### flow/config.mk
export PLATFORM = sky130hd
export DESIGN_NAME = bridge_top
export DESIGN_NICKNAME = bridge_top
export VERILOG_FILES = /design/flow/design.v
export SDC_FILE = /design/flow/constraint.sdc
export NUM_CORES = 4
export LEC_CHECK = 0
export CAP_MARGIN = 15
export CORE_ASPECT_RATIO = 1.31
export CORE_MARGIN = 2
export CORE_UTILIZATION = 67
export CTS_CLUSTER_DIAMETER = 368
export GPL_ROUTABILITY_DRIVEN = 0
export MAX_ROUTING_LAYER = met4
export PLACE_DENSITY = 0.67
export SETUP_SLACK_MARGIN = -0.09
export SLEW_MARGIN = 20
### flow/constraint.sdc
create_clock -name core_clock -period 1.85 [get_ports {hclk}]
set_input_delay 0.3700 -clock core_clock [delete_from_list [all_inputs] [get_ports {hclk}]]
set_output_delay 0.3700 -clock core_clock [all_outputs]
set_load 0.01 [all_outputs]
### flow/design.v
module ahb_slave(hclk,hresetn,hwrite,hreadyin,htrans,haddr,hwdata,valid,haddr1,haddr2,haddr3,haddr4,hwdata1,hwdata2,hwdata3,hwdata4,hwritereg,hwritereg1,tempselx);
input hclk,hresetn,hwrite,hreadyin;
input [1:0]htrans;
input [31:0]haddr,hwdata; 
output reg valid,hwritereg,hwritereg1;
output reg [2:0]tempselx;
output reg [31:0] haddr1,haddr2,haddr3,haddr4,hwdata1,hwdata2,hwdata3,hwdata4;
always @(posedge hclk)
  begin
    if(!hresetn)
      begin
        haddr1<=0;
        haddr2<=0;
	haddr3<=0;
        haddr4<=0;
      end
    else
      begin
        haddr1<=haddr;
        haddr2<=haddr1;
	haddr3<=haddr2;
	 haddr4<=haddr3;
      end
  end
always @(posedge hclk)
  begin
    if(!hresetn)
      begin
        hwdata1<=0;
        hwdata2<=0;
	hwdata3<=0;
        hwdata4<=0;
      end
    else
      begin
        hwdata1<=hwdata;
        hwdata2<=hwdata1;
	hwdata3<=hwdata2;
        hwdata4<=hwdata3;
      end
  end
always @(posedge hclk)
  begin
    if(!hresetn)
      begin
        hwritereg<=0;
        hwritereg1<=0; 
      end
    else
      begin
        hwritereg<=hwrite;
        hwritereg1<=hwritereg;
      end
  end
always @(*)
  begin
    valid=1'b0;
    if(hreadyin==1 && haddr>=32'h8000_0000 && haddr<32'h8c00_0000 && (htrans==2'b10 || htrans==2'b11))
      valid=1;
    else
      valid=0;
  end
always @(*)
  begin
    tempselx=3'b000;
    if(haddr>=32'h8000_0000 && haddr<32'h8400_0000)
      tempselx=3'b001; 
    else if(haddr>=32'h8400_0000 && haddr<32'h8800_0000)
      tempselx=3'b010; 
    else if(haddr>=32'h8800_0000 && haddr<32'h8c00_0000)
      tempselx=3'b100; 
  end 
endmodule
module apb_controller(hclk,hresetn,hwrite,hwritereg,hwritereg1,haddr1,haddr2,haddr3,haddr4,haddr,hwdata,hwdata1,hwdata2,hwdata3,hwdata4,tempselx,valid,prdata,pwrite,penable,psel,paddr,pwdata,hr_readyout,hresp,hrdata);
input hclk,hresetn,hwrite,hwritereg,hwritereg1,valid;
input[31:0]haddr1,haddr2,haddr3,haddr4,haddr,hwdata1,hwdata2,hwdata3,hwdata4,hwdata,prdata;
input [2:0]tempselx;
output reg hr_readyout,pwrite,penable;
output [1:0]hresp;
output reg [2:0]psel;
output reg [31:0]paddr,pwdata;
output [31:0]hrdata;
reg penable_temp,pwrite_temp,hr_readyout_temp;
reg [2:0]psel_temp;
reg [31:0]paddr_temp,pwdata_temp;
reg [2:0]present,next;
parameter ST_IDLE=3'b000,
          ST_READ=3'b001,
          ST_RENABLE=3'b010,
          ST_WENABLE=3'b011,
          ST_WRITE=3'b100,
          ST_WWAIT=3'b101,
          ST_WRITEP=3'b110,
          ST_WENABLEP=3'b111;
always@(posedge hclk)
  begin
    if(!hresetn)
      present<=ST_IDLE;
    else
      present<=next;
  end
always@ (*)
  begin
    next=ST_IDLE;
    case(present)
      ST_IDLE:
       begin
        if(valid==1 && hwrite==1)
          next=ST_WWAIT;
        else if(valid==1 && hwrite==0)
          next=ST_READ;
        else 
          next=ST_IDLE;
       end
      ST_WWAIT:
       begin
        if(valid)
          next=ST_WRITEP;
        else
          next=ST_WRITE;
       end
      ST_WRITE:
       begin
        if(valid)
          next=ST_WENABLEP;
        else
          next=ST_WENABLE;
       end
      ST_WENABLE:
       begin
        if(valid==1 && hwrite==0)
          next=ST_READ;
        else if(valid==1 && hwrite==1)
          next=ST_WWAIT;
        else if(valid==0)
          next=ST_IDLE;
       end
      ST_READ:next= ST_RENABLE;
      ST_RENABLE:
       begin
        if(valid==1 && hwrite==0)
          next=ST_READ;
        else if(valid==1 && hwrite==1)
          next=ST_WWAIT;
        else if(valid==0)
          next=ST_IDLE;
       end
      ST_WENABLEP:
       begin
        if(hwritereg1==0)
          next=ST_READ;
        else if(valid==1 && hwritereg==1)
          next=ST_WRITEP;
        else if(valid==0 && hwritereg1==1)
          next=ST_WRITE;
       end
      ST_WRITEP: next=ST_WENABLEP;
      default: next=ST_IDLE;
    endcase  
  end
always@(*)
  begin
    case(present)
      ST_IDLE:
       begin
        if(valid==1 && hwrite==0)
         begin
           paddr_temp=haddr;
	   pwdata_temp=hwdata; 
           pwrite_temp=hwrite; 
           psel_temp=tempselx;
           penable_temp=0;
           hr_readyout_temp=0;
         end
        else if(valid==1 && hwrite==1)
         begin
	   paddr_temp=haddr1;
	   pwrite_temp=hwritereg;
	   pwdata_temp=hwdata;
           psel_temp=0;
           penable_temp=0;
           hr_readyout_temp=1;
         end
        else
         begin
	   paddr_temp=haddr1; 
	   pwrite_temp=hwritereg; 
	   pwdata_temp=hwdata1; 
           psel_temp=0;
           penable_temp=0;
           hr_readyout_temp=1'b1;
         end
       end
      ST_READ:
       begin
        if(!hwritereg) 
	  begin
	    paddr_temp=haddr1;
	    pwdata_temp=hwdata; 
	    pwrite_temp=0;
   	    psel_temp=tempselx;
            penable_temp=1;
            hr_readyout_temp = 1'b1;
	   end
	 else 
	   begin
	     paddr_temp=haddr3;
	     pwdata_temp=hwdata3;
	     pwrite_temp=0;
   	     psel_temp=tempselx;
             penable_temp=1;
             hr_readyout_temp = 1'b1;
	   end
       end
      ST_RENABLE:
       begin
        if(valid==1 && hwrite==0)
         begin
           paddr_temp=haddr;
	   pwdata_temp=hwdata; 
           pwrite_temp=hwrite;
           psel_temp=tempselx;
           penable_temp=0;
           hr_readyout_temp=0;
         end
        else if(valid==1 && hwrite==1)
         begin
	   paddr_temp=haddr4;
   	   pwdata_temp=hwdata4;
	   pwrite_temp=0;
           psel_temp=0;
           penable_temp=0;
           hr_readyout_temp=1;
         end
        else
         begin
	   paddr_temp=haddr2;
	   pwdata_temp=hwdata;
	   pwrite_temp=1'b0;
           psel_temp=0;
           penable_temp=0;
           hr_readyout_temp=1; 
         end     
       end 
      ST_WWAIT:
       begin
         if(valid)
	   begin
	     paddr_temp=haddr1;
             pwdata_temp=hwdata;
             pwrite_temp=hwritereg; 
             psel_temp=tempselx;
             penable_temp=0;
             hr_readyout_temp=0; 
	   end
	  else
	    begin
	      paddr_temp=haddr1;
              pwdata_temp=hwdata;
              pwrite_temp=hwritereg; 
              psel_temp=tempselx;
              penable_temp=0;
              hr_readyout_temp=1; 
	    end
       end
      ST_WRITE:
       begin
         if(hwritereg1) 
	   begin
	     paddr_temp=haddr2; 
	     pwdata_temp=hwdata1;
	     psel_temp=tempselx;
	     pwrite_temp=1;
             penable_temp=1;
             hr_readyout_temp=1; 
	   end
	 else 
	   begin
	     paddr_temp=haddr3; 
	     pwdata_temp=hwdata1;
	     psel_temp=tempselx;
	     pwrite_temp=1;
             penable_temp=1;
             hr_readyout_temp=1; 
	   end
       end
      ST_WENABLE: 
       begin
        if(valid==1 && hwrite==0) 
         begin
	   paddr_temp=haddr; 
           pwdata_temp=hwdata; 
	   pwrite_temp=hwritereg;
           psel_temp=0;
           penable_temp=0;
           hr_readyout_temp=1'b0; 
         end
        else if(valid==1 && hwrite==1) 
         begin 
           paddr_temp=haddr1;
	   pwdata_temp=hwdata; 
           pwrite_temp=hwritereg;
           psel_temp=tempselx;
           penable_temp=0;
           hr_readyout_temp=0;
         end
        else
         begin
	   paddr_temp=haddr3;
	   pwdata_temp=hwdata2;
	   pwrite_temp=1;
           psel_temp=0;
           penable_temp=0;
           hr_readyout_temp=1; 
         end 
       end
      ST_WRITEP:
       begin
	 if(hwritereg==0) 
           begin
	     paddr_temp=haddr2; 
	     pwdata_temp=hwdata1;
	     pwrite_temp=1;
	     psel_temp=tempselx;
             penable_temp=1;
             hr_readyout_temp=0;		  
           end
         else if(hwdata2[31:8]!=24'd0) 
           begin
	     paddr_temp=haddr3; 
	     pwdata_temp=hwdata1;
	     pwrite_temp=1;
	     psel_temp=tempselx;
             penable_temp=1;
             hr_readyout_temp=1;           
           end 
      else 
       begin
         paddr_temp=haddr2;
	 pwdata_temp=hwdata1;
	 pwrite_temp=1;
	 psel_temp=tempselx;
         penable_temp=1;
         hr_readyout_temp=1; 
       end
      end
      ST_WENABLEP:
       begin
         if(valid==0 && hwritereg1==1)
	   begin
	     paddr_temp=haddr2;
             pwdata_temp=hwdata;
             pwrite_temp=hwritereg1; 
             psel_temp=tempselx;
             penable_temp=0;
             hr_readyout_temp=1'b1; 
	   end
	  else if(valid==1 && hwritereg==1)
	    begin
              paddr_temp=haddr2;
              pwdata_temp=hwdata;
              pwrite_temp=hwritereg1; 
              psel_temp=tempselx;
              penable_temp=0;
              hr_readyout_temp=0; 
	    end
	   else  
	     begin
               paddr_temp=haddr2;
               pwdata_temp=hwdata2;
               pwrite_temp=hwritereg1; 
               psel_temp=tempselx;
               penable_temp=0;
               hr_readyout_temp=0;			
	     end 
       end
    endcase
  end
always @(posedge hclk)
  begin
    if(!hresetn)
      begin
        paddr<=0;
        pwdata<=0;
        pwrite<=0;
        psel<=0;
        penable<=0;
        hr_readyout<=1;
      end
    else
      begin
        paddr<=paddr_temp;
        pwdata<=pwdata_temp;
        pwrite<=pwrite_temp;
        psel<=psel_temp;
        penable<=penable_temp;
        hr_readyout<=hr_readyout_temp;
      end
  end
  assign hrdata=prdata; 
  assign hresp=0; 
endmodule
module bridge_top(hclk,hresetn,hwrite,haddr,hwdata,hreadyin,htrans,prdata,pwrite,penable,psel,paddr,pwdata,hrdata,hr_readyout,hresp);
input hclk,hresetn,hwrite,hreadyin;
input [1:0]htrans;
input [31:0]haddr,hwdata,prdata;
output pwrite,penable,hr_readyout;
output [1:0]hresp;
output [2:0]psel;
output [31:0]paddr,pwdata,hrdata;
wire [31:0] hwdata1,hwdata2,hwdata3,hwdata4,haddr1,haddr2,haddr3,haddr4,prdata;
wire [2:0]tempselx;
wire valid,hwritereg,hwritereg1;
ahb_slave ahb_sl(hclk,hresetn,hwrite,hreadyin,htrans,haddr,hwdata,valid,haddr1,haddr2,haddr3,haddr4,hwdata1,hwdata2,hwdata3,hwdata4,hwritereg,hwritereg1,tempselx);
apb_controller apb_c(hclk,hresetn,hwrite,hwritereg,hwritereg1,haddr1,haddr2,haddr3,haddr4,haddr,hwdata,hwdata1,hwdata2,hwdata3,hwdata4,tempselx,valid,prdata,pwrite,penable,psel,paddr,pwdata,hr_readyout,hresp,hrdata);
endmodule
### flow/run.sh
#!/bin/bash
# the make line also repeats each setting of config.mk as NAME=value (left out here)
make -C /OpenROAD-flow-scripts/flow DESIGN_CONFIG=/design/flow/config.mk WORK_HOME=/design/flow/orfs CLKGATE_MAP_FILE= finish
==> results of run 1 <==
[through the flow]
step	area [um2]	worst slack, ps	hold WS (ps)	utilization
detailed placement	17200	-892	441	0.782
global route	18900	-151	208	0.856
global placement	17200	-799	436	0.782
finish	18900	-136	214	0.856
CTS	18700	-138	201	0.849
floorplan	15100	-87.1	430	-
[cell type report]
type	instances	share of cell area
flip-flops and latches	336	0.357
multi-input cells	1106	0.401
repair buffers	305	0.162
well taps	288	0.0191
clock buffers	52	0.0530
inverters	8	0.00159
clock inverters	8	0.00650
[per-layer routing]
metal | vias up | routed length [um]
li1 | 6161 | -
met1 | 6648 | 16800
met2 | 833 | 21400
met3 | 198 | 4050
met4 | 0 | 2020
met5 | - | 0
[timing repair]
item,4_1_cts,5_1_grt
pin swaps,22,30
gates cloned,5,3
setup buffers,12,2
setup endpoints to repair,64,57
gates resized,34,35
==> Changelog: implementation, run 1 <==
### Implementation results

* Final hold vios at 0
* WL per Instance at 21.1 um
* Multi-input logic area at 7560 um2
* Combinational power at around 0.0012 W
* Required @ worst endpoint at approximately 2300 ps
* Logic pwr share at 0.078
* Asr flop ratio synth at 0
* CP Max Fanout at 7
* Leakage at between 7 and 8 nW
* Antenna diode count at 0
* Reg-to-reg critical path startpoint: apb_c.present[4]
* Total placed cells including tap cells at 2024
* Worst R2R Path Depth at 6
* CTS tree: done
* # Cells Yosys at around 1600
* Area grow syn2layout at 25.2%
* Cell-internal power at 0.0123 W
* Ports at slightly above 200
* Iteration-0 DRC count of the detailed router at between 1500 and 2000
* CTS max path bufs at 3
* Seq pwr share at 0.482
* Min Tclk post-route at 1990 ps
* CP Launch Type: register
* Worst Path Buf+Inv at 1
* Top cells by area: dfxtp_1 45%, and2_1 11%, nand2_1 5.5%
* Yosys simple share at 0.210
* Non-filler cells, final at ~2100
* Largest net degree at the start of global routing at around 100
* Pwr Density at around 840 nW/um2
* Worst Skew at ~24 ps
* First-pass GRT wire length at just under 70000 um
* Clock network power share at 0.440
* Yosys warning tally at 2
* Die X at approximately 140 um
* CP Capture Point: apb_c.pwdata[15]
* Slowest stage cell, crit path: a222oi_1
* FP Rows at between 60 and 70
* Worst path cell trace: nor2b_4 > or2_4 > clkbuf_16 > a222oi_1 > o211ai_1 > o311a_1
* Critical Path End Type: register
* Pwr Total at around 0.016 W
* Ys flop type: dfxtp_1
* Global routing's busiest layer: met2
* Detailed-route wire length at ~44000 um
* R2R Setup Slk at -140 ps
* Congestion Overflow GR at 0
* Die Y at between 150 and 200 um
* Top logic family: simple AND/OR/NAND/NOR gates
* Final setup viols at 40
* Flip-flop and latch power at between 0.007 and 0.008 W
* Final period utilization at 1.07
* Synth area leader: dfxtp_1
* Sw frac at 0.227
* Hpwl dp at between 20000 and 25000 um
* EDFF count, synth at 0
* Mapped Cells at about 1600
* Min-Delay Startpoint: hresetn
* RR Endpoint: apb_c.pwdata[15]
* Nets at about 1900
* Fmax at 0.504 GHz
* Hold Path Depth at 2
* Met3 usage at 0.0620
* Critical path depth at 6
* Clk slew on worst S/H paths at ~70 ps
* Final ANT Viol Nets at 0
* Vias per std cell at about 6.6
* Count of cell types in the netlist at about 60
* Total net switching power at approximately 0.0036 W
* Fp util at 0.684
* Synthesized registers at between 300 and 400
* Cell Area, Synth at around 15000 um2
* Syn Area/Cell at roughly 9.2 um2
* Crit path arrival time at between 2000 and 2500 ps
* Clk sink count at around 340
* Crit path largest cell delay at 430 ps
* Inserted Clock Buffers at 34
* Remaining DRCs at 0
* Pwr top: sequential cells
* Router iterations before antenna repair at 10
* Core Area at ~22000 um2
* Max-Cap Viols at 0
* Min-delay worst type: in2reg
* Worst skew pair latency at between 500 and 600 ps
* FF+latch area at between 6000 and 7000 um2
* Aoi share at 0.194
* Final setup TNS at -1310 ps
* Outcome: finished with violations
* Yosys chip area at about 15000 um2
* Fill count at 1261
* Vias at ~14000
* Met2 Usage GRT at 0.598
* Adder Area Share at 0
* Worst Tran Pin Value at around 520 ps
* Die area at between 20000 and 25000 um2
* Crit path launch: apb_c.present[4]
* Sequential fraction of the synthesis area at 0.446
* GR Util All Layers at 0.368
* Synth top cell by count: dfxtp_1
* Cell family with most CP delay: AND-OR/OR-AND gates
* Commonest cells post-synth: 336 x dfxtp_1, 261 x and2_1, 221 x nand2_1, 110 x clkbuf_1, 76 x mux2i_1
* CTS H-tree lvls at 2
* Met1 GRT Util at 0.436
* Mux share at 0.0834
* Clk root buf: clkbuf_16
* Setup slack after layout at -136 ps
* Worst rel slew slack at 0.651
* Max Slew Vio Count at 0
* VDD IR max at approximately 0.76 mV
* Post-CTS Hold Fix Bufs at 0
* Tool Warnings at 31
* Initial antenna violation count at 0
* Area share, top type at 0.446
* SO Faults: negative setup slack
* RSZ-0062 raised after global routing: true
* Worst Hold Path EP: apb_c.pwrite
* P_clk at ~0.007 W
* Crit Path Category: reg2reg
* I/O Buffers at 138
* Vias in the first global route at 13700
* XOR-XNOR Cells, Area Fraction at 0.000581
==> run 2, diff against run 1 <==
Settings changed: ABC_AREA set to 1, CAP_MARGIN 15 to 10, CELL_PAD_IN_SITES_DETAIL_PLACEMENT set to 2, CELL_PAD_IN_SITES_GLOBAL_PLACEMENT set to 3, CORE_ASPECT_RATIO 1.31 to 0.89, CORE_MARGIN 2 to 9, CORE_UTILIZATION 67 to 44, CTS_CLUSTER_DIAMETER 368 to unset, CTS_CLUSTER_SIZE set to 32, HOLD_SLACK_MARGIN set to 0.25, MAX_ROUTING_LAYER met4 to unset, PLACE_DENSITY 0.67 to 0.88, SETUP_SLACK_MARGIN -0.09 to unset, SLEW_MARGIN 20 to 5, TNS_END_PERCENT set to 35.
Clock period 1.85 ns to 3.74 ns, I/O delays scaled along.
==> run 2 against run 1 <==
Effect of this change: area after synthesis increased by 6.7%; the run now fails in 3_1_place_gp_skip_io; synthesized cell count increased by 52%; die area increased by 84%.
==> Changelog: implementation, run 2 <==
## Implementation

* Yosys warning tally at 2
* Die X at 221 um
* First error: [ERROR GPL-0301] Utilization 112.055 % exceeds 100%.
* Synthesized registers at approximately 340
* # Cells Yosys at between 2000 and 2500
* Core Area at roughly 36000 um2
* Asr flop ratio synth at 0
* Yosys chip area at about 16000 um2
* Yosys simple share at 0.281
* Sequential fraction of the synthesis area at 0.418
* Count of cell types in the netlist at 34
* Adder Area Share at 0
* Area share, top type at 0.418
* Commonest cells post-synth: 666 x nand2_1, 475 x inv_1, 336 x dfxtp_1, 287 x nor2_1, 174 x o21ai_0
* Synth area leader: dfxtp_1
* XOR-XNOR Cells, Area Fraction at 0
* Outcome: stopped before the end
* Exit stage: 3_1_place_gp_skip_io
* Top logic family: simple AND/OR/NAND/NOR gates
* Aoi share at 0.132
* Fp util at 0.449
* Syn Area/Cell at approximately 6.5 um2
* Die Y at approximately 200 um
* Cell Area, Synth at roughly 16000 um2
* Mapped Cells at ~2500
* Top cells by area: dfxtp_1 42%, nand2_1 16%, inv_1 11%
* Ys flop type: dfxtp_1
* Die area at 43800 um2
* Synth top cell by count: nand2_1
* EDFF count, synth at 0
* FP Rows at between 60 and 70
* Mux share at 0
==> run 3, diff against run 2 <==
Settings changed: ABC_AREA 1 to unset, CAP_MARGIN 10 to 20, CELL_PAD_IN_SITES_DETAIL_PLACEMENT 2 to unset, CORE_ASPECT_RATIO 0.89 to 0.64, CORE_MARGIN 9 to 2, CORE_UTILIZATION 44 to 40, CTS_CLUSTER_DIAMETER set to 236, CTS_CLUSTER_SIZE 32 to unset, GPL_ROUTABILITY_DRIVEN 0 to unset, HOLD_SLACK_MARGIN 0.25 to 0.18, PLACE_DENSITY 0.88 to unset, SLEW_MARGIN 5 to 20, TNS_END_PERCENT 35 to unset.
Clock period 3.74 ns to 4.0 ns, I/O delays scaled along.
==> run 3 against run 2 <==
Effect of this change: now clean on timing, DRC and antenna; synthesized cell count fell by 34%; area after synthesis fell by 6.3%; die area fell by 10%.
==> Changelog: implementation, run 3 <==
### Implementation results

* Outcome: complete, no violations
* Slowest stage cell, crit path: o31a_1
* Ys flop type: dfxtp_1
* Die X at 247 um
* Critical path depth at 7
* Worst path cell trace: and2_2 > buf_4 > or3_1 > o31a_1 > buf_4 > nand2_1 > a311oi_1
* GR Util All Layers at 0.223
* EDFF count, synth at 0
* Flip-flop and latch power at roughly 0.0036 W
* Count of cell types in the netlist at ~60
* P_clk at approximately 0.0036 W
* Hpwl dp at approximately 25000 um
* Worst Tran Pin Value at 1050 ps
* Pwr Density at 427 nW/um2
* Reg-to-reg critical path startpoint: apb_c.present[4]
* Adder Area Share at 0
* Multi-input logic area at between 7000 and 8000 um2
* Tool Warnings at 31
* Vias in the first global route at approximately 12000
* Leakage at ~6.5 nW
* Top logic family: simple AND/OR/NAND/NOR gates
* Aoi share at 0.194
* XOR-XNOR Cells, Area Fraction at 0.000581
* Synth top cell by count: dfxtp_1
* Min-delay worst type: reg2reg
* Critical Path End Type: register
* VDD IR max at 0.283 mV
* Syn Area/Cell at ~9.2 um2
* Crit Path Category: reg2reg
* Max Slew Vio Count at 0
* CP Capture Point: apb_c.paddr[29]
* Router iterations before antenna repair at 6
* Seq pwr share at 0.468
* Logic pwr share at 0.064
* Inserted Clock Buffers at 36
* Clk sink count at around 340
* Worst R2R Path Depth at 7
* Min-Delay Startpoint: ahb_sl.hwdata3[2]
* FF+latch area at ~6700 um2
* Synthesized registers at approximately 340
* Worst Hold Path EP: ahb_sl.hwdata4[2]
* Congestion Overflow GR at 0
* CTS tree: done
* Vias at about 12000
* Fmax at ~0.35 GHz
* First-pass GRT wire length at ~70000 um
* Postcts setup bufs at 0
* Iteration-0 DRC count of the detailed router at around 1100
* Max-Cap Viols at 0
* Final hold vios at 0
* RR Endpoint: apb_c.paddr[29]
* Top cells by area: dfxtp_1 45%, and2_1 11%, nand2_1 5.5%
* Final setup viols at 0
* Worst skew pair latency at about 520 ps
* Combinational power at just under 0.0005 W
* # Cells Yosys at 1634
* Die area at 39300 um2
* Final period utilization at 0.716
* Largest net degree at the start of global routing at 156
* Cell Area, Synth at between 15000 and 20000 um2
* CTS H-tree lvls at 2
* Post-CTS Hold Fix Bufs at 0
* Final setup TNS at 0 ps
* Synth area leader: dfxtp_1
* Yosys warning tally at 2
* Clk slew on worst S/H paths at roughly 60 ps
* Ports at slightly above 200
* Nets at about 1800
* Most frequent CP cell: buf_4
* Area grow syn2layout at 17.9%
* Min Tclk post-route at 2870 ps
* Sequential fraction of the synthesis area at 0.446
* FP Rows at around 56
* Setup slack after layout at between 1000 and 1500 ps
* Hold Path Depth at 1
* Asr flop ratio synth at 0
* Worst Skew at 10.9 ps
* Fill count at 3511
* CP Max Fanout at 34
* Cell-internal power at 0.00587 W
* Cell family with most CP delay: AND-OR/OR-AND gates
* Mapped Cells at 1634
* Pre-CTS setup slack at around 630 ps
* Final ANT Viol Nets at 0
* Total net switching power at roughly 0.0017 W
* Crit path largest cell delay at approximately 600 ps
* Pwr top: sequential cells
* Detailed-route wire length at between 40000 and 50000 um
* Required @ worst endpoint at 4390 ps
* I/O Buffers at between 100 and 150
* Commonest cells post-synth: 336 x dfxtp_1, 261 x and2_1, 221 x nand2_1, 110 x clkbuf_1, 76 x mux2i_1
* Mux share at 0.0834
* Worst Path Buf+Inv at 2
* Sw frac at 0.226
* Fp util at 0.409
* Clock network power share at 0.468
* R2R Setup Slk at ~1100 ps
* Remaining DRCs at 0
* Clk root buf: clkbuf_16
* Crit path arrival time at between 3000 and 4000 ps
* Post-CTS resize count at 0
* CP Launch Type: register
* Worst rel slew slack at 0.298
* Vias per std cell at 5.60
* Final RePlAce weighted congestion at around 0.77
* RSZ-0062 raised after global routing: false
* Yosys chip area at ~15000 um2
* Area share, top type at 0.446
* Initial antenna violation count at 1
* CTS max path bufs at 3
* Crit path launch: apb_c.present[4]
* Yosys simple share at 0.210
* WL per Instance at 20.6 um
* Core Area at 36900 um2
* Die Y at 159 um
==> run 3: per-stage QoR <==
step	instance area [um2]	std cells	power [W]	hold WS, ps	util
floorplan	15100	1635	0.00388	430	-
global placement	16500	2117	0.00411	443	0.448
detailed placement	16500	2117	0.00411	441	0.448
CTS	17800	2179	0.00768	456	0.482
global route	17800	2180	0.00788	468	0.482
finish	17800	2180	0.00759	455	0.482
==> run 3: layout make-up <==
type / count / share of cell area
Timing Repair Buffer: 174 / 0.0984
Tap cell: 493 / 0.0347
Inverter: 8 / 0.00169
Multi-Input combinational cell: 1106 / 0.416
Antenna cell: 1 / 0.000141
Clock inverter: 9 / 0.00972
Clock buffer: 53 / 0.0600
Sequential cell: 336 / 0.379
==> run 3: routing by layer <==
| layer | track usage | wire length, um | vias to the layer above |
|---|---|---|---|
| met5 | 0 | 0 | - |
| met4 | 0.0591 | 779 | 0 |
| met3 | 0.0361 | 2470 | 66 |
| met2 | 0.331 | 19100 | 350 |
| met1 | 0.334 | 22500 | 5893 |
| li1 | - | - | 5898 |
==> run 4, diff against run 3 <==
Settings changed: CELL_PAD_IN_SITES_GLOBAL_PLACEMENT 3 to unset, CORE_ASPECT_RATIO 0.64 to unset, CORE_UTILIZATION 40 to 21, CTS_CLUSTER_DIAMETER 236 to unset, HOLD_SLACK_MARGIN 0.18 to unset.
Clock period 4.0 ns to 4.74 ns, I/O delays scaled along.
==> run 4 against run 3 <==
Effect of this change: non-clock buffer count down 7; count of clock-buffer cells in the layout rose by 3; routed wire length increased by 8.6%; sequential share of layout area fell by 1.1 points; via count grew 4.3%; critical endpoint is now apb_c.paddr[13]; highest routed layer is now met5; fmax is 17% lower; first-iteration DRC count is 0.18% lower; cell count up 21%; clock skew grew 2.5 ps; combinational power down 15%.
==> Changelog: implementation, run 4 <==
### Implementation results

* Tool Warnings at 29
* Synth area leader: dfxtp_1
* Final setup viols at 0
* Die area at approximately 74000 um2
* WL per Instance at approximately 18 um
* Crit path launch: ahb_sl.hwritereg
* Total net switching power at around 0.0015 W
* Slowest stage cell, crit path: o31a_1
* CP Capture Point: apb_c.paddr[13]
* DP Area at between 15000 and 20000 um2
* Final setup TNS at 0 ps
* Cell Area, Synth at ~15000 um2
* FP Rows at 98
* Top logic family: simple AND/OR/NAND/NOR gates
* Worst skew pair latency at approximately 550 ps
* Sw frac at 0.238
* Synth top cell by count: dfxtp_1
* Clk sink count at roughly 340
* # Cells Yosys at 1634
* Hpwl dp at about 29000 um
* Clk slew on worst S/H paths at about 60 ps
* Router iterations before antenna repair at 8
* Critical Path End Type: register
* Required @ worst endpoint at 5160 ps
* Yosys simple share at 0.210
* VDD IR max at between 0.2 and 0.3 mV
* Worst Tran Pin Value at approximately 1100 ps
* Flip-flop and latch power at roughly 0.0030 W
* Adder Area Share at 0
* CP Launch Type: register
* Synthesized registers at between 300 and 400
* Largest net degree at the start of global routing at between 150 and 200
* Fmax at about 0.29 GHz
* Pwr top: the clock network
* Hold Path Depth at 2
* Inserted Clock Buffers at roughly 40
* Clock network power share at 0.471
* I/O Buffers at between 100 and 150
* GR Util All Layers at 0.127
* Clk root buf: clkbuf_16
* Crit Path Category: reg2reg
* Yosys chip area at around 15000 um2
* R2R Setup Slk at about 1300 ps
* CTS tree: done
* Final hold vios at 0
* RSZ-0062 raised after global routing: false
* Worst Hold Path EP: ahb_sl.haddr3[28]
* XOR-XNOR Cells, Area Fraction at 0.000581
* P_clk at roughly 0.0030 W
* Remaining DRCs at 0
* Congestion Overflow GR at 0
* Seq pwr share at 0.465
* Die X at between 200 and 300 um
* Highest routed layer: met5
* Initial antenna violation count at 3
* Final period utilization at 0.725
* Area share, top type at 0.446
* CTS H-tree lvls at 2
* Final ANT Viol Nets at 0
* M1 WL at between 20000 and 25000 um
* CP Max Fanout at 34
* Worst Skew at 13.4 ps
* Syn Area/Cell at 9.22 um2
* Leakage at around 6.4 nW
* Top cells by area: dfxtp_1 45%, and2_1 11%, nand2_1 5.5%
* Met2 wire len at between 20000 and 25000 um
* Aoi share at 0.194
* Final RePlAce weighted congestion at between 0.7 and 0.8
* Max Slew Vio Count at 0
* Yosys warning tally at 2
* Max-Cap Viols at 0
* Postcts setup bufs at 0
* Outcome: complete, no violations
* Vias in the first global route at about 13000
* Reg-to-reg critical path startpoint: ahb_sl.hwritereg
* Fill count at 7469
* Post-CTS Hold Fix Bufs at 0
* Crit path largest cell delay at around 890 ps
* Nets at approximately 1800
* Combinational power at a little over 0.0004 W
* Cell-internal power at between 0.004 and 0.005 W
* Worst R2R Path Depth at 6
* Asr flop ratio synth at 0
* CTS max path bufs at 3
* Sequential fraction of the synthesis area at 0.446
* Ports at 206
* EDFF count, synth at 0
* Commonest cells post-synth: 336 x dfxtp_1, 261 x and2_1, 221 x nand2_1, 110 x clkbuf_1, 76 x mux2i_1
* Area grow syn2layout at 21.3%
* Mux share at 0.0834
* Cell family with most CP delay: AND-OR/OR-AND gates
* Detailed-route wire length at 48700 um
* Worst Path Buf+Inv at 1
* Min-Delay Startpoint: ahb_sl.haddr2[28]
* Worst rel slew slack at 0.238
* RR Endpoint: apb_c.paddr[13]
* Ys flop type: dfxtp_1
* Fp util at 0.212
* Core Area at just over 70000 um2
* Critical path depth at 6
* Min-delay worst type: reg2reg
* Pwr Density at between 300 and 400 nW/um2
* Iteration-0 DRC count of the detailed router at between 1000 and 1500
* Vias at around 13000
* Die Y at around 270 um
* Post-CTS resize count at 0
* Count of cell types in the netlist at around 60
* Mapped Cells at between 1500 and 2000
* Min Tclk post-route at roughly 3400 ps
* Design Area, Final at roughly 18000 um2
* Worst path cell trace: and2_2 > buf_4 > or3_1 > o31a_1 > a22oi_1 > a221oi_1
* Met3 wire len at 3620 um
* Crit path arrival time at 3850 ps
* First-pass GRT wire length at between 70000 and 80000 um
* Logic pwr share at 0.064
* Vias per std cell at roughly 4.8
-- run 4: metal layers --
| layer | global-route usage | up-vias |
|---|---|---|
| met5 | 0 | - |
| met4 | 0.0499 | 4 |
| met3 | 0.0274 | 104 |
| met2 | 0.210 | 539 |
| met1 | 0.162 | 6183 |
| li1 | - | 5908 |
-- run 4: layout make-up --
class,count,area [um2],area share
Sequential cell,336,6730,0.368
Clock buffer,56,1140,0.0624
Clock inverter,15,150,0.00821
Multi-Input combinational cell,1106,7390,0.404
Tap cell,950,1190,0.0650
Timing Repair Buffer,167,1650,0.0900
Antenna cell,1,2.50,0.000137
Inverter,8,30.0,0.00164
-- run 4: per-stage QoR --
stage / setup WS [ps] / hold WS, ps / util / total power (W) / cells
detailed placement: 928 / 444 / 0.238 / 0.00347 / 2567
floorplan: 2130 / 430 / - / 0.00328 / 1635
CTS: 1290 / 452 / 0.257 / 0.00656 / 2638
global placement: 1060 / 434 / 0.238 / 0.00346 / 2567
global route: 1170 / 469 / 0.257 / 0.00672 / 2639
finish: 1300 / 454 / 0.257 / 0.00646 / 2639
==> run 5, diff against run 4 <==
Settings changed: ABC_AREA set to 1, CORE_ASPECT_RATIO set to 0.93, CORE_UTILIZATION 21 to 72, CTS_CLUSTER_SIZE set to 10, PLACE_DENSITY set to 0.38, TNS_END_PERCENT set to 10.
Clock period 4.74 ns to 3.6 ns, I/O delays scaled along.
==> run 5 against run 4 <==
Effect of this change: synthesized cell count increased by 52%; critical path type is now in2reg; sequential share of layout area decreased by 0.24 points; total power increased by 23%; critical endpoint is now apb_c.pwdata[22]; via count increased by 25%; final area increased by 0.63%; combinational power increased by 45%; global-route usage increased by 25 points; die area decreased by 68%; sequential power increased by 31%; critical path depth increased by 5; utilization increased by 58 points; register-to-register slack got worse by 230 ps.
==> Changelog: implementation, run 5 <==
### Implementation results

* Initial antenna violation count at 0
* Iteration-0 DRC count of the detailed router at 1884
* Cell-internal power at 0.00610 W
* Mapped Cells at about 2500
* Inserted Clock Buffers at 39
* Die Y at approximately 150 um
* Total net switching power at between 0.0015 and 0.002 W
* Yosys warning tally at 2
* Largest net degree at the start of global routing at 98
* Outcome: complete, no violations
* Crit path arrival time at roughly 3200 ps
* Pre-CTS setup slack at around 440 ps
* Clk root buf: clkbuf_16
* Combinational power at 0.000599 W
* Most frequent CP cell: nand2_1
* CTS H-tree lvls at 2
* Min-Delay Startpoint: ahb_sl.haddr2[11]
* Slowest stage cell, crit path: inv_2
* Worst R2R Path Depth at 11
* Commonest cells post-synth: 666 x nand2_1, 475 x inv_1, 336 x dfxtp_1, 287 x nor2_1, 174 x o21ai_0
* Final hold vios at 0
* RSZ-0062 raised after global routing: false
* P_clk at around 0.0034 W
* XOR-XNOR Cells, Area Fraction at 0
* I/O Buffers at 138
* CTS tree: done
* Post-CTS Hold Fix Bufs at 0
* Area share, top type at 0.418
* Hold Path Depth at 2
* Detailed-route wire length at approximately 45000 um
* Synth area leader: dfxtp_1
* Fmax at approximately 0.36 GHz
* Count of cell types in the netlist at 34
* Leakage at a little under 10 nW
* Synthesized registers at between 300 and 400
* EDFF count, synth at 0
* CP Capture Point: apb_c.pwdata[22]
* Worst rel slew slack at 0.352
* Clk sink count at 336
* Adder Area Share at 0
* Required @ worst endpoint at roughly 4000 ps
* Clock network power share at 0.428
* Worst Tran Pin Value at approximately 970 ps
* Worst Path Buf+Inv at 3
* FP Rows at about 52
* Cell Area, Synth at about 16000 um2
* Post-CTS resize count at 0
* Area grow syn2layout at 14.5%
* Met3 usage at 0.0770
* Cell family with most CP delay: buffers and inverters
* Max Slew Vio Count at 0
* Pwr top: sequential cells
* GR Util All Layers at 0.376
* Global routing's busiest layer: met2
* Reg-to-reg critical path startpoint: apb_c.present[3]
* Setup slack after layout at between 800 and 900 ps
* Vias in the first global route at 15400
* Yosys simple share at 0.281
* Asr flop ratio synth at 0
* Hpwl dp at approximately 26000 um
* Die area at about 24000 um2
* Sequential fraction of the synthesis area at 0.418
* Final RePlAce weighted congestion at roughly 0.87
* Critical Path End Type: register
* Worst Hold Path EP: ahb_sl.haddr3[11]
* Top logic family: simple AND/OR/NAND/NOR gates
* Mux share at 0
* Met1 GRT Util at 0.459
* Remaining DRCs at 0
* Die X at 159 um
* Final setup viols at 0
* Worst Skew at between 10 and 15 ps
* Max-Cap Viols at 0
* Vias at ~16000
* Final ANT Viol Nets at 0
* Synth top cell by count: nand2_1
* CP Max Fanout at 65
* Fp util at 0.735
* Top cells by area: dfxtp_1 42%, nand2_1 16%, inv_1 11%
* Crit path launch: haddr[26]
* Final period utilization at 0.763
* Min-delay worst type: reg2reg
* Vias per std cell at 5.64
* Tool Warnings at 29
* Antenna diode count at 0
* First-pass GRT wire length at 73100 um
* Router iterations before antenna repair at 6
* Nets at about 2600
* Flip-flop and latch power at just under 0.004 W
* CTS max path bufs at 3
* CP Launch Type: primary input
* Worst path cell trace: clkdlybuf4s50_1 > nand2_1 > nand4_4 > buf_12 > nor2_4 > inv_2 > nand2_1 > o211ai_1 > nand2_1 > nor2_1 > nor2_1
* VDD IR max at ~0.35 mV
* Ys flop type: dfxtp_1
* Aoi share at 0.132
* Congestion Overflow GR at 0
* Min Tclk post-route at 2750 ps
* Seq pwr share at 0.496
* Clk slew on worst S/H paths at around 50 ps
* Ports at roughly 210
* Syn Area/Cell at about 6.5 um2
* Critical path depth at 11
* Crit path largest cell delay at around 600 ps
* Crit Path Category: in2reg
* Yosys chip area at between 15000 and 20000 um2
* Postcts setup bufs at 0
* Pwr Density at 432 nW/um2
* Met2 Usage GRT at 0.638
* Final setup TNS at 0 ps
* RR Endpoint: apb_c.pwdata[11]
* R2R Setup Slk at 1070 ps
* Logic pwr share at 0.075
* Worst skew pair latency at 530 ps
* WL per Instance at 16.0 um
* # Cells Yosys at approximately 2500
* Core Area at about 22000 um2
* Sw frac at 0.232
[run 5: metrics by stage]
step	cells	instance area, um2	hold WS (ps)	total power [W]	utilization
final	2832	18400	422	0.00794	0.842
after global routing	2832	18400	434	0.00818	0.842
after CTS	2832	18400	421	0.00795	0.842
after detailed placement	2789	17400	413	0.00459	0.794
after global placement	2789	17400	410	0.00457	0.794
after floorplan	2492	16100	407	0.00436	-
[run 5: area by class of cell]
cell class                 instances  area, um2
sequential                       336       6730
multi-input combinational       1499       6680
fill                            1467       3460
inverter                         485       1820
timing repair buffer             172       1770
clock buffer                      42       1030
tap                              297        372
clock inverter                     1       5.00
[run 5: layer usage]
metal	vias up	share of wire	wire length, um
met2	1005	0.46	20900
met3	201	0.12	5350
met5	-	0	0
met1	7164	0.38	17100
met4	0	0.040	1790
li1	7608	-	-
==> run 6, diff against run 5 <==
Settings changed: ABC_AREA 1 to unset, CAP_MARGIN 20 to 15, CORE_ASPECT_RATIO 0.93 to unset, CORE_UTILIZATION 72 to 71, CTS_CLUSTER_DIAMETER set to 238, CTS_CLUSTER_SIZE 10 to unset, GPL_ROUTABILITY_DRIVEN set to 1, MAX_ROUTING_LAYER set to met4, PLACE_DENSITY 0.38 to unset, SETUP_SLACK_MARGIN set to 0.61, TNS_END_PERCENT 10 to unset.
Clock period 3.6 ns to 2.35 ns, I/O delays scaled along.
==> run 6 against run 5 <==
Effect of this change: worst setup slack got worse by 750 ps; sequential share of layout area fell by 1.3 points; worst hold slack got worse by 170 ps; via count fell by 8.2%; global-route usage rose by 2.9 points; routed wire length rose by 14%; total power rose by 59%; critical path type is now reg2reg; cell count fell by 27%.
==> Changelog: implementation, run 6 <==
### Implementation results

* Congestion Overflow GR at 0
* Remaining DRCs at 0
* # Cells Yosys at ~1600
* Die area at 22400 um2
* Clk sink count at 336
* Detailed-route wire length at between 50000 and 60000 um
* Yosys warning tally at 2
* Clock network power share at 0.444
* RSZ-0062 raised after global routing: true
* Cell Area, Synth at about 15000 um2
* Count of cell types in the netlist at 60
* VDD IR max at around 0.70 mV
* Adder Area Share at 0
* Vias at 14700
* Logic pwr share at 0.077
* Outcome: complete, no violations
* Tool Warnings at 32
* Fmax at between 0.4 and 0.5 GHz
* Fp util at 0.719
* CP Max Fanout at 7
* Area share, top type at 0.446
* Vias in the first global route at around 14000
* Synth area leader: dfxtp_1
* Hold Path Depth at 2
* Ports at 206
* Reg-to-reg critical path startpoint: ahb_sl.hwdata2[31]
* Crit Path Category: reg2reg
* Max-Cap Viols at 0
* Slowest stage cell, crit path: nor4_4
* Crit path arrival time at 2660 ps
* Yosys simple share at 0.210
* CTS H-tree lvls at 2
* Final hold slack at between 200 and 250 ps
* Clk root buf: clkbuf_16
* Yosys chip area at 15100 um2
* Die X at 150 um
* Worst Path Buf+Inv at 3
* Min-Delay Startpoint: haddr[29]
* P_clk at about 0.0056 W
* Commonest cells post-synth: 336 x dfxtp_1, 261 x and2_1, 221 x nand2_1, 110 x clkbuf_1, 76 x mux2i_1
* Required @ worst endpoint at roughly 2800 ps
* Leakage at approximately 7.6 nW
* First-pass GRT wire length at between 70000 and 80000 um
* GR Util All Layers at 0.404
* Critical path depth at 8
* Ys flop type: dfxtp_1
* Hpwl dp at roughly 24000 um
* CP Launch Type: register
* Worst path cell trace: nor4_4 > nand4_4 > buf_4 > o31ai_4 > buf_6 > buf_16 > nand2_1 > a41oi_1
* Final setup viols at 0
* Min-delay worst type: in2reg
* Worst Hold Path EP: ahb_sl.haddr1[29]
* CTS max path bufs at 3
* Clk slew on worst S/H paths at 60 ps
* Crit path largest cell delay at roughly 430 ps
* Mapped Cells at about 1600
* Combinational power at between 0.0009 and 0.001 W
* Critical Path End Type: register
* Area grow syn2layout at 26.9%
* Seq pwr share at 0.479
* Nets at between 1500 and 2000
* Crit path launch: ahb_sl.hwdata2[31]
* Top cells by area: dfxtp_1 45%, and2_1 11%, nand2_1 5.5%
* Final RePlAce weighted congestion at approximately 0.91
* Core Area at about 21000 um2
* Max Slew Vio Count at 0
* XOR-XNOR Cells, Area Fraction at 0.000581
* Router iterations before antenna repair at 9
* Non-filler cells, final at 2067
* EDFF count, synth at 0
* CP Capture Point: apb_c.paddr[24]
* Min Tclk post-route at 2250 ps
* Cell-internal power at between 0.009 and 0.01 W
* WL per Instance at 24.8 um
* RR Endpoint: apb_c.paddr[24]
* Synth top cell by count: dfxtp_1
* Worst Tran Pin Value at between 600 and 700 ps
* Final hold vios at 0
* DP Area at between 15000 and 20000 um2
* R2R Setup Slk at approximately 100 ps
* Inserted Clock Buffers at 36
* Design Area, Final at 19100 um2
* Mux share at 0.0834
* Asr flop ratio synth at 0
* CTS tree: done
* Pwr top: sequential cells
* Initial antenna violation count at 1
* Post-CTS Hold Fix Bufs at 0
* Final period utilization at 0.957
* Total net switching power at between 0.002 and 0.003 W
* Final ANT Viol Nets at 0
* Sequential fraction of the synthesis area at 0.446
* Syn Area/Cell at 9.22 um2
* Worst Skew at ~22 ps
* Iteration-0 DRC count of the detailed router at just over 2000
* Sw frac at 0.234
* Top logic family: simple AND/OR/NAND/NOR gates
* Cell family with most CP delay: simple AND/OR/NAND/NOR gates
* Vias per std cell at approximately 7.1
* I/O Buffers at around 140
* FP Rows at between 50 and 60
* Largest net degree at the start of global routing at a little under 80
* Pwr Density at 662 nW/um2
* Worst rel slew slack at 0.580
* Die Y at around 150 um
* Aoi share at 0.194
* Worst skew pair latency at about 520 ps
* Worst R2R Path Depth at 8
* Total placed cells including tap cells at 1946
* Synthesized registers at 336
* Flip-flop and latch power at about 0.0061 W
## run 6: area by class of cell
cell class	count	area [um2]
clock inverter	6	58.8
sequential	336	6750
clock buffer	55	1100
tap	275	344
antenna	1	2.50
timing repair buffer	279	2940
inverter	8	30.0
multi-input combinational	1107	7880
fill	854	1840
## run 6: repair_timing
item | in CTS | in global routing
pin swaps | 39 | 23
gates resized | 156 | 54
endpoints found under the setup margin | 138 | 73
gates cloned | 8 | 6
buffers inserted | 35 | 10
## run 6: stage by stage
| stage | utilization | setup WS (ps) | TNS, ps | total power [W] |
|---|---|---|---|---|
| 6_report | 0.912 | 100 | 0 | 0.0127 |
| 5_1_grt | 0.912 | 0.921 | 0 | 0.0129 |
| 4_1_cts | 0.890 | 400 | 0 | 0.0125 |
| 3_5_place_dp | 0.804 | -410 | -19270 | 0.00702 |
| 3_3_place_gp | 0.804 | -369 | -16510 | 0.00700 |
| 2_1_floorplan | - | 375 | 0 | 0.00663 |
## run 6: routing by layer
metal  GRT usage  wire length [um]  vias up
li1            -                 -     6119
met1       0.493             17900     6878
met2       0.641             23900     1296
met3      0.0726              6250      377
met4       0.218              3260        0
met5           -                 0        -
==> run 7, diff against run 6 <==
Settings changed: CAP_MARGIN 15 to 20, CORE_UTILIZATION 71 to 69, CTS_CLUSTER_DIAMETER 238 to unset, GPL_ROUTABILITY_DRIVEN 1 to unset, MAX_ROUTING_LAYER met4 to unset, SETUP_SLACK_MARGIN 0.61 to unset.
Clock period 2.35 ns to 3.48 ns, I/O delays scaled along.
==> run 7 against run 6 <==
Effect of this change: clock power decreased by 35%; area after synthesis unchanged; combinational power decreased by 43%; via count decreased by 13%; total power decreased by 34%; count of clock-buffer cells in the layout decreased by 6; still clean on timing, DRC and antenna; cell count decreased by 5.0%; worst hold slack improved by 210 ps.
==> Changelog: implementation, run 7 <==
### Implementation results

* Final hold vios at 0
* Inserted Clock Buffers at 36
* Post-CTS resize count at 0
* Postcts setup bufs at 0
* Yosys simple share at 0.210
* # Cells Yosys at around 1600
* Met1 GRT Util at 0.427
* Antenna diode count at 0
* First-pass GRT wire length at 62200 um
* FP Rows at 54
* Flip-flop and latch power at 0.00409 W
* Outcome: complete, no violations
* Global routing's busiest layer: met2
* CTS max path bufs at 3
* GR Util All Layers at 0.335
* CP Max Fanout at roughly 53
* Sequential fraction of the synthesis area at 0.446
* Initial antenna violation count at 0
* Synth top cell by count: dfxtp_1
* Worst rel slew slack at 0.282
* Area share, top type at 0.446
* Die area at between 20000 and 25000 um2
* Worst path cell trace: clkdlybuf4s50_1 > or3_4 > nor3_4 > buf_12 > mux2i_1 > o211ai_1 > o311a_1
* Pwr Density at between 400 and 500 nW/um2
* Mapped Cells at ~1600
* Cell Area, Synth at 15100 um2
* Aoi share at 0.194
* Asr flop ratio synth at 0
* Required @ worst endpoint at 3870 ps
* Final period utilization at 0.799
* Worst Hold Path EP: ahb_sl.hwdata4[18]
* Vias at roughly 13000
* VDD IR max at between 0.3 and 0.4 mV
* R2R Setup Slk at ~770 ps
* Congestion Overflow GR at 0
* Min-delay worst type: reg2reg
* Clk slew on worst S/H paths at 60 ps
* Cell family with most CP delay: buffers and inverters
* Die X at ~150 um
* Yosys chip area at roughly 15000 um2
* Fp util at 0.697
* Core Area at between 20000 and 25000 um2
* Final setup TNS at 0 ps
* Synth area leader: dfxtp_1
* P_clk at about 0.0037 W
* EDFF count, synth at 0
* Area grow syn2layout at 15.3%
* Clk root buf: clkbuf_16
* Worst skew pair latency at ~500 ps
* Hpwl dp at between 20000 and 25000 um
* Met3 usage at 0.0476
* Crit Path Category: in2reg
* Critical Path End Type: register
* Met2 Usage GRT at 0.568
* Multi-input logic area at 7390 um2
* Post-CTS Hold Fix Bufs at 0
* Vias in the first global route at around 12000
* Commonest cells post-synth: 336 x dfxtp_1, 261 x and2_1, 221 x nand2_1, 110 x clkbuf_1, 76 x mux2i_1
* Yosys warning tally at 2
* Count of cell types in the netlist at approximately 60
* Max-Cap Viols at 0
* Iteration-0 DRC count of the detailed router at between 1000 and 1500
* Final setup viols at 0
* FF+latch area at between 6000 and 7000 um2
* Syn Area/Cell at approximately 9.2 um2
* XOR-XNOR Cells, Area Fraction at 0.000581
* Slowest stage cell, crit path: clkdlybuf4s50_1
* Sw frac at 0.225
* Min-Delay Startpoint: ahb_sl.hwdata3[18]
* RSZ-0062 raised after global routing: false
* Fill count at between 1000 and 1500
* Crit path arrival time at between 3000 and 4000 ps
* Vias per std cell at 6.49
* Clock network power share at 0.441
* RR Endpoint: apb_c.pwdata[15]
* Ys flop type: dfxtp_1
* Worst R2R Path Depth at 5
* Crit path launch: haddr[30]
* Remaining DRCs at 0
* Leakage at 6.41 nW
* Logic pwr share at 0.067
* Nets at around 1800
* Top cells by area: dfxtp_1 45%, and2_1 11%, nand2_1 5.5%
* Synthesized registers at roughly 340
* CTS H-tree lvls at 2
* Router iterations before antenna repair at 9
* Final hold slack at about 450 ps
* Fmax at around 0.36 GHz
* I/O Buffers at 138
* Total net switching power at 0.00187 W
* CP Capture Point: apb_c.pwdata[23]
* Detailed-route wire length at slightly below 40000 um
* Adder Area Share at 0
* Largest net degree at the start of global routing at between 150 and 200
* Final ANT Viol Nets at 0
* Clk sink count at around 340
* Worst Tran Pin Value at roughly 1100 ps
* CTS tree: done
* Worst Path Buf+Inv at 2
* Min Tclk post-route at between 2000 and 3000 ps
* Ports at ~210
* Worst Skew at 14.5 ps
* Critical path depth at 7
* Tool Warnings at 31
* Seq pwr share at 0.492
* Reg-to-reg critical path startpoint: ahb_sl.hwritereg
* Hold Path Depth at 1
* CP Launch Type: primary input
* Max Slew Vio Count at 0
* Final RePlAce weighted congestion at 0.833
* Combinational power at between 0.0005 and 0.0006 W
* Cell-internal power at ~0.0064 W
* Crit path largest cell delay at between 500 and 600 ps
* Pwr top: sequential cells
* Die Y at around 150 um
* WL per Instance at between 20 and 25 um
* Top logic family: simple AND/OR/NAND/NOR gates
* Mux share at 0.0834
==> run 7: layout make-up <==
cell class,instances,area share
Tap cell,280,0.0202
Clock buffer,49,0.0582
Clock inverter,10,0.00591
Inverter,8,0.00173
Timing Repair Buffer,175,0.101
Multi-Input combinational cell,1106,0.425
Sequential cell,336,0.388
==> run 7: per-layer routing <==
metal / up-vias / wire length [um]
li1: 5898 / -
met1: 6115 / 16200
met3: 113 / 3120
met2: 613 / 18900
met5: - / 0
met4: 0 / 1120
==> run 7: metrics by stage <==
step	setup WS [ps]	util	instances	total power, W	cell area [um2]
6_report	698	0.804	1964	0.00830	17400
5_1_grt	644	0.804	1964	0.00854	17400
4_1_cts	750	0.804	1964	0.00833	17400
3_5_place_dp	263	0.752	1905	0.00471	16300
3_3_place_gp	305	0.752	1905	0.00469	16300
2_1_floorplan	1130	-	1635	0.00446	15100
==> run 8, diff against run 7 <==
Settings changed: CORE_UTILIZATION 69 to 40.
Clock period 3.48 ns to 4.16 ns, I/O delays scaled along.
==> run 8 against run 7 <==
Effect of this change: routed wire length is 7.5% higher; critical endpoint is now apb_c.paddr[7]; cell count is 12% higher; count of clock-buffer cells in the layout is 5 higher; sequential power shrank 16%; global-route usage fell by 12 points; still clean on timing, DRC and antenna; clock power shrank 11%; via count decreased by 1.4%; sequential cell count did not move; largest cell class unchanged.
==> Changelog: implementation, run 8 <==
### Implementation results

* Outcome: complete, no violations
* Pwr top: sequential cells
* Clock network power share at 0.457
* # Cells Yosys at ~1600
* Worst Skew at 20.9 ps
* Core Util, Final at 0.474
* Vias at 12600
* Clk root buf: clkbuf_16
* Synthesized registers at 336
* Core Area at 37400 um2
* Die area at just under 40000 um2
* Combinational power at roughly 0.00046 W
* Total net switching power at between 0.0015 and 0.002 W
* Final hold vios at 0
* Nets at 1767
* Pwr Total at roughly 0.0071 W
* Highest routed layer: met5
* R2R Setup Slk at ~1200 ps
* Adder Area Share at 0
* Mapped Cells at between 1500 and 2000
* Tool Warnings at 29
* Worst skew pair latency at roughly 540 ps
* Post-CTS resize count at 0
* Sw frac at 0.234
* Asr flop ratio synth at 0
* Worst R2R Path Depth at 7
* Critical Path End Type: register
* Leakage at 6.46 nW
* Pwr Density at 403 nW/um2
* Die Y at approximately 200 um
* Flip-flop and latch power at 0.00342 W
* Crit path largest cell delay at ~570 ps
* FP Rows at 71
* CTS H-tree lvls at 2
* Worst rel slew slack at 0.297
* Crit Path Category: reg2reg
* Vias per std cell at 5.70
* Initial antenna violation count at 2
* Fp util at 0.403
* Ys flop type: dfxtp_1
* First-pass GRT wire length at between 60000 and 70000 um
* CTS tree: done
* CP Max Fanout at 34
* Worst path cell trace: buf_4 > and2_2 > buf_4 > or3_1 > o31a_1 > a22oi_1 > a221oi_1
* Router iterations before antenna repair at 9
* Met2 wire len at just under 20000 um
* Final setup TNS at 0 ps
* Inserted Clock Buffers at 39
* Fmax at approximately 0.34 GHz
* VDD IR max at 0.268 mV
* Cell Area, Synth at about 15000 um2
* Count of cell types in the netlist at 60
* GR Util All Layers at 0.214
* Aoi share at 0.194
* Yosys simple share at 0.210
* Final setup viols at 0
* Crit path arrival time at between 3000 and 4000 ps
* Max-Cap Viols at 0
* EDFF count, synth at 0
* Commonest cells post-synth: 336 x dfxtp_1, 261 x and2_1, 221 x nand2_1, 110 x clkbuf_1, 76 x mux2i_1
* Sequential fraction of the synthesis area at 0.446
* Syn Area/Cell at around 9.2 um2
* Post-CTS Hold Fix Bufs at 0
* Yosys warning tally at 2
* Total placed cells including tap cells at 2135
* Non-filler cells, final at roughly 2200
* Die X at approximately 200 um
* Postcts setup bufs at 0
* Max Slew Vio Count at 0
* Min Tclk post-route at between 2000 and 3000 ps
* Reg-to-reg critical path startpoint: ahb_sl.hwritereg
* WL per Instance at between 15 and 20 um
* Top logic family: simple AND/OR/NAND/NOR gates
* XOR-XNOR Cells, Area Fraction at 0.000581
* Top cells by area: dfxtp_1 45%, and2_1 11%, nand2_1 5.5%
* Worst Path Buf+Inv at 2
* Worst Hold Path EP: ahb_sl.hwdata4[15]
* Hold Path Depth at 1
* Logic pwr share at 0.065
* Antenna diode count at 0
* Largest net degree at the start of global routing at 202
* Crit path launch: ahb_sl.hwritereg
* Iteration-0 DRC count of the detailed router at ~1200
* Final RePlAce weighted congestion at roughly 0.79
* Remaining DRCs at 0
* Met3 wire len at ~2900 um
* M1 WL at 18700 um
* Mux share at 0.0834
* Synth top cell by count: dfxtp_1
* Clk slew on worst S/H paths at around 60 ps
* Worst Tran Pin Value at around 1100 ps
* Slowest stage cell, crit path: o31a_1
* CTS max path bufs at 3
* Area share, top type at 0.446
* Cell family with most CP delay: AND-OR/OR-AND gates
* Hpwl dp at approximately 24000 um
* I/O Buffers at ~140
* Cell-internal power at roughly 0.0055 W
* Seq pwr share at 0.478
* Most frequent CP cell: buf_4
* CP Capture Point: apb_c.paddr[7]
* Final ANT Viol Nets at 0
* Yosys chip area at 15100 um2
* CP Launch Type: register
* Ports at approximately 200
* RSZ-0062 raised after global routing: false
* Min-delay worst type: reg2reg
* Final period utilization at 0.710
* Synth area leader: dfxtp_1
* Critical path depth at 7
* Min-Delay Startpoint: ahb_sl.hwdata3[15]
* RR Endpoint: apb_c.paddr[7]
* Required @ worst endpoint at about 4500 ps
* P_clk at between 0.003 and 0.004 W
* Congestion Overflow GR at 0
* Clk sink count at between 300 and 400
* Vias in the first global route at about 12000
* Detailed-route wire length at around 42000 um
* Area grow syn2layout at 17.6%
[run 8: metal layers]
| layer | up-vias | track usage |
|---|---|---|
| met3 | 102 | 0.0399 |
| met2 | 500 | 0.350 |
| met1 | 6037 | 0.276 |
| li1 | 5915 | - |
| met5 | - | 0 |
| met4 | 4 | 0.0922 |
[run 8: final cells by class]
cell class	instances	area, um2
timing repair buffer	174	1710
clock inverter	16	120
sequential	336	6730
inverter	8	30.0
multi-input combinational	1106	7400
clock buffer	54	1090
fill	3536	19700
tap	511	639
[run 8: stage by stage]
step	hold WS (ps)	cell area (um2)	setup slack (ps)
after global placement	438	16500	786
final	454	17700	1210
after detailed placement	440	16500	747
after CTS	453	17700	1180
after global routing	471	17700	1070
after floorplan	430	15100	1670
==> run 9, diff against run 8 <==
Settings changed: CORE_ASPECT_RATIO set to 0.52, CORE_UTILIZATION 40 to 69, CTS_CLUSTER_DIAMETER set to 332, MAX_ROUTING_LAYER set to met4, PLACE_DENSITY_LB_ADDON set to 0.25.
Clock period 4.16 ns to 3.25 ns, I/O delays scaled along.
==> run 9 against run 8 <==
Effect of this change: worst hold slack gained 5.1 ps; clock power grew 2%; cell count shrank 10%; die area shrank 41%; critical path depth shrank 1; area after synthesis is the same; non-clock buffer count grew 17; utilization grew 35 points; count of clock-buffer cells in the layout shrank 12; clock skew shrank 1.6 ps; critical endpoint is now apb_c.paddr[21]; largest power group unchanged.
==> Changelog: implementation, run 9 <==
### Implementation results

* Outcome: complete, no violations
* Worst path cell trace: nor4_2 > nand4_2 > o31ai_1 > buf_4 > a22oi_1 > a221oi_1
* CP Max Fanout at 6
* R2R Setup Slk at about 400 ps
* Congestion Overflow GR at 0
* Worst Skew at about 19 ps
* VDD IR max at roughly 0.44 mV
* Total placed cells including tap cells at between 1500 and 2000
* Final setup TNS at 0 ps
* Top logic family: simple AND/OR/NAND/NOR gates
* Critical Path End Type: register
* Adder Area Share at 0
* Hpwl dp at around 25000 um
* Final hold vios at 0
* CTS tree: done
* Router iterations before antenna repair at 10
* Fp util at 0.714
* Synth area leader: dfxtp_1
* CTS max path bufs at 3
* Total net switching power at between 0.0015 and 0.002 W
* Largest net degree at the start of global routing at ~100
* Required @ worst endpoint at approximately 3700 ps
* Yosys simple share at 0.210
* Post-CTS Hold Fix Bufs at 0
* M1 WL at approximately 18000 um
* Hold Path Depth at 1
* Flip-flop and latch power at roughly 0.0044 W
* Clk slew on worst S/H paths at approximately 70 ps
* EDFF count, synth at 0
* Met2 wire len at around 18000 um
* Crit path arrival time at around 3300 ps
* Worst Path Buf+Inv at 1
* Die area at 23100 um2
* Die Y at roughly 110 um
* WL per Instance at 21.0 um
* Nets at between 1500 and 2000
* Vias in the first global route at 12600
* FP Rows at 38
* RSZ-0062 raised after global routing: false
* Ys flop type: dfxtp_1
* Detailed-route wire length at just over 40000 um
* GR Util All Layers at 0.361
* CP Launch Type: register
* Aoi share at 0.194
* First-pass GRT wire length at around 67000 um
* CTS H-tree lvls at 1
* Worst rel slew slack at 0.347
* Clk sink count at roughly 340
* Leakage at between 6 and 7 nW
* I/O Buffers at 138
* Cell-internal power at 0.00636 W
* P_clk at about 0.0033 W
* Synth top cell by count: dfxtp_1
* Mux share at 0.0834
* Top cells by area: dfxtp_1 45%, and2_1 11%, nand2_1 5.5%
* Clock network power share at 0.401
* Tool Warnings at 27
* Highest routed layer: met4
* Area share, top type at 0.446
* Clk root buf: clkbuf_16
* Postcts setup bufs at 0
* Cell family with most CP delay: AND-OR/OR-AND gates
* Area grow syn2layout at 14.9%
* Synthesized registers at 336
* Final period utilization at 0.875
* Crit Path Category: reg2reg
* Met3 wire len at between 4000 and 5000 um
* Slowest stage cell, crit path: o31ai_1
* Sequential fraction of the synthesis area at 0.446
* Min-delay worst type: reg2reg
* Seq pwr share at 0.525
* Reg-to-reg critical path startpoint: ahb_sl.hwdata2[9]
* Remaining DRCs at 0
* Logic pwr share at 0.073
* Worst R2R Path Depth at 6
* Count of cell types in the netlist at roughly 60
* Pwr Density at roughly 480 nW/um2
* Inserted Clock Buffers at 28
* Die X at 209 um
* Core Area at 21100 um2
* Mapped Cells at between 1500 and 2000
* Iteration-0 DRC count of the detailed router at approximately 1900
* Max Slew Vio Count at 0
* Yosys warning tally at 2
* Max-Cap Viols at 0
* Final ANT Viol Nets at 0
* Vias per std cell at roughly 6.6
* Pwr top: sequential cells
* CP Capture Point: apb_c.paddr[21]
* Non-filler cells, final at a little under 2000
* Ports at slightly above 200
* Syn Area/Cell at between 9 and 10 um2
* Post-CTS resize count at 0
* Cell Area, Synth at about 15000 um2
* RR Endpoint: apb_c.paddr[21]
* Vias at approximately 13000
* Min-Delay Startpoint: ahb_sl.hwdata3[3]
* Initial antenna violation count at 1
* Final setup viols at 0
* Min Tclk post-route at 2840 ps
* Worst Tran Pin Value at 979 ps
* Crit path launch: ahb_sl.hwdata2[9]
* Commonest cells post-synth: 336 x dfxtp_1, 261 x and2_1, 221 x nand2_1, 110 x clkbuf_1, 76 x mux2i_1
* Worst skew pair latency at around 570 ps
* # Cells Yosys at ~1600
* Sw frac at 0.236
* Critical path depth at 6
* Final RePlAce weighted congestion at between 0.9 and 1
* Worst Hold Path EP: ahb_sl.hwdata4[3]
* Fmax at 0.352 GHz
* Crit path largest cell delay at between 500 and 600 ps
* Asr flop ratio synth at 0
* XOR-XNOR Cells, Area Fraction at 0.000581
* Combinational power at between 0.0006 and 0.0007 W
* Yosys chip area at around 15000 um2
==> run 9: per-stage QoR <==
step           worst slack, ps  hold slack (ps)  instance area (um2)  total power (W)   util
4_1_cts                    586              458                17300          0.00831  0.820
3_3_place_gp               178              437                16400          0.00503  0.778
5_1_grt                    282              473                17300          0.00856  0.820
2_1_floorplan              943              430                15100          0.00478      -
6_report                   407              459                17300          0.00833  0.820
3_5_place_dp               111              443                16400          0.00506  0.778
==> run 9: layout make-up <==
type | count | area, um2
clock inverter | 10 | 52.6
sequential | 336 | 6730
antenna | 1 | 2.50
multi-input combinational | 1106 | 7390
tap | 280 | 350
timing repair buffer | 191 | 1910
clock buffer | 42 | 845
inverter | 8 | 30.0
fill | 1289 | 3790
==> run 9: per-layer routing <==
layer	global-route usage	up-vias
li1	-	5906
met1	0.492	6151
met2	0.537	872
met3	0.0836	103
met4	0.104	0
met5	-	-
Power is estimated from default activity; no workload was simulated.
